Setup of run 1:
// MazeRunner
module MazeRunner(clk,RST_n,SS_n,MOSI,MISO,SCLK,PWMR,PWML,
                  DIRR,DIRL,IR_EN,BMPL_n,BMPR_n,buzz,
				  buzz_n,RX,LED);
  input clk;		 
  input RST_n;		 
  output SS_n;		 
  output MOSI;		 
  output SCLK;		 
  input MISO;		 
  output PWMR;		 
  output PWML;		 
  output DIRR;		 
  output DIRL;		 
  output IR_EN;		 
  input BMPL_n;		 
  input BMPR_n;		 
  output buzz;		 
  output buzz_n;
  input RX;			 
  output [7:0] LED;	 
  wire rst_n;		 
  wire send_resp;	 
  wire cmd_rdy;		 
  wire [15:0] cmd;	 
  wire clr_cmd_rdy;	 
  wire [11:0] IR_R0,IR_R1,IR_R2,IR_R3;
  wire [11:0] IR_L0,IR_L1,IR_L2,IR_L3;
  wire moving;
  wire IR_vld;					 
  wire line_present;		 
  wire err_vld;				 
  wire go;
  wire [15:0] err_raw;		 
  wire [15:0] err_opn_lp;	 
  wire [15:0] error;		 
  wire signed [11:0] lft_spd,rght_spd;
  wire bmp_raw;				 
  localparam FAST_SIM = 1;		 
  rst_synch iRST(.clk(clk),.RST_n(RST_n),.rst_n(rst_n));
  mtr_drv iDRV(.clk(clk), .rst_n(rst_n), .lft_duty(lft_spd), .rght_duty(rght_spd), .DIRL(DIRL), .DIRR(DIRR), .PWML(PWML), .PWMR(PWMR));
  ...
==> flow/config.mk <==
export PLATFORM = sky130hd
export DESIGN_NAME = MazeRunner
export DESIGN_NICKNAME = MazeRunner
export VERILOG_FILES = /design/flow/design.v
export SDC_FILE = /design/flow/constraint.sdc
export NUM_CORES = 4
export LEC_CHECK = 0
export CAP_MARGIN = 20
export CELL_PAD_IN_SITES_DETAIL_PLACEMENT = 2
export CORE_ASPECT_RATIO = 0.7
export CORE_MARGIN = 6
export CORE_UTILIZATION = 44
export CTS_CLUSTER_DIAMETER = 28
export GPL_TIMING_DRIVEN = 0
export MAX_ROUTING_LAYER = met4
export MIN_ROUTING_LAYER = met2
export PLACE_DENSITY = 0.76
export SLEW_MARGIN = 20
==> flow/constraint.sdc <==
create_clock -name core_clock -period 7.45 [get_ports {clk}]
set_input_delay 1.4900 -clock core_clock [delete_from_list [all_inputs] [get_ports {clk}]]
set_output_delay 1.4900 -clock core_clock [all_outputs]
set_load 0.01 [all_outputs]
run.sh (not shown) runs the stock make flow with config.mk's settings and CLKGATE_MAP_FILE=.
Status: run 1 FAILED at global routing (tool error)
[inputs] run 2 vs run 1
Settings: CORE_MARGIN changed from 6 to 2; CELL_PAD_IN_SITES_DETAIL_PLACEMENT removed (was 2); MAX_ROUTING_LAYER removed (was met4); MIN_ROUTING_LAYER removed (was met2); CORE_ASPECT_RATIO changed from 0.7 to 0.97; CTS_CLUSTER_DIAMETER removed (was 28); CORE_UTILIZATION changed from 44 to 40; PLACE_DENSITY_LB_ADDON newly set to 0.07; PLACE_DENSITY removed (was 0.76); the clock period (ns, I/O delays scaled along) changed from 7.45 to 10.0.
Findings:
Run 2 went all the way through synthesis, placement and routing and the layout is clean on timing, DRC and antenna.
Comparing run 2 against run 1, there is no change at all in area reported by Yosys stat.
Diff run 2..run 1 | number of different library cells in the post-synthesis netlist | unchanged
Comparing run 1 against run 2, there is no change at all in and-or/or-and share of the synthesized area.
Number of cells upsized or downsized after cts for run 2 is lower than for run 1.
Diff run 1 -> run 2: die size went up, number of cells in the design after placement went up.
diff inputs: run 2 => run 3
Settings: a deleted GPL_TIMING_DRIVEN that had been 0; an added PLACE_DENSITY of 0.6; a change of CORE_UTILIZATION from 40 to 19; a deleted PLACE_DENSITY_LB_ADDON that had been 0.07; a deleted CORE_ASPECT_RATIO that had been 0.97; a change of the clock period (ns, I/O delays scaled along) from 10.0 to 7.84.
Results
- Going from run 2 to run 3, net count reported at finish shrinks by 66.
- | relative contribution of sequential cells to total power | run 2 vs run 3 | ≈ equal |
- Taking run 2 as the reference, in run 3 internal power component increased 28%; global-route wire length before repair down 6.1%.
- From run 2 to run 3 the numbers moved as follows: part of the power in the clock network grew by 0.5 points; worst setup margin shrank by 0.68 ns; net switching power grew by about 30%.
- A cell with the largest stage delay on the worst path of sky130_fd_sc_hd__nand4_1 is what run 3 shows, while sky130_fd_sc_hd__clkdlybuf4s50_1 belongs to run 2.
Inputs modified between run 3 and run 4:
Settings: CORE_UTILIZATION: 19 -> 72; PLACE_DENSITY: 0.6 -> 0.37; ABC_AREA: unset -> 1; the clock period (ns, I/O delays scaled along): 7.84 -> 5.28.
Findings:
Completing all stages was not enough for run 4: its layout failed the final checks because of setup timing. Xor/xnor share of the synthesized area down 2.4 points in run 4 wrt run 3. Run 4 vs. run 3: adder and majority cell fraction of the synthesized area went down by 0.17 points, cell area after layout went up by about 2.4%, routed wire length went up by 5900 um. When run 4 is measured against run 3, its non-clock buffer count turns out 131 higher.
> inputs changed (run 4 -> run 5)
Settings: removing ABC_AREA (formerly 1); changing PLACE_DENSITY from 0.37 to 0.6; changing CORE_UTILIZATION from 72 to 40; changing the clock period (ns, I/O delays scaled along) from 5.28 to 10.0.
--- outcome ---
Having completed the whole flow, run 5 delivered a layout that passed the timing, design-rule and antenna checks.
The post-route cell area in run 5 is 0.935 times that in run 4.
Diff run 4 -> run 5 | routability congestion estimate from global placement | decrease of 6.1%
Cmp run 5 and run 4 / synthesized cell count / lower: run 5
Note that the total power divided by cell area recorded for run 4 amounts to 1.8 times the value seen in run 5.
Against run 4, net load switching power in run 5 came out better.
Lower least setup slack across all paths after layout among run 5 and run 4: run 4
Measured against each other, run 5 and run 4 differ in routed wire length, the higher figure coming from run 4.
Run 5 consumes less power than run 4 does.
Power figures rest on the tool's default switching activity, not on a simulated workload.
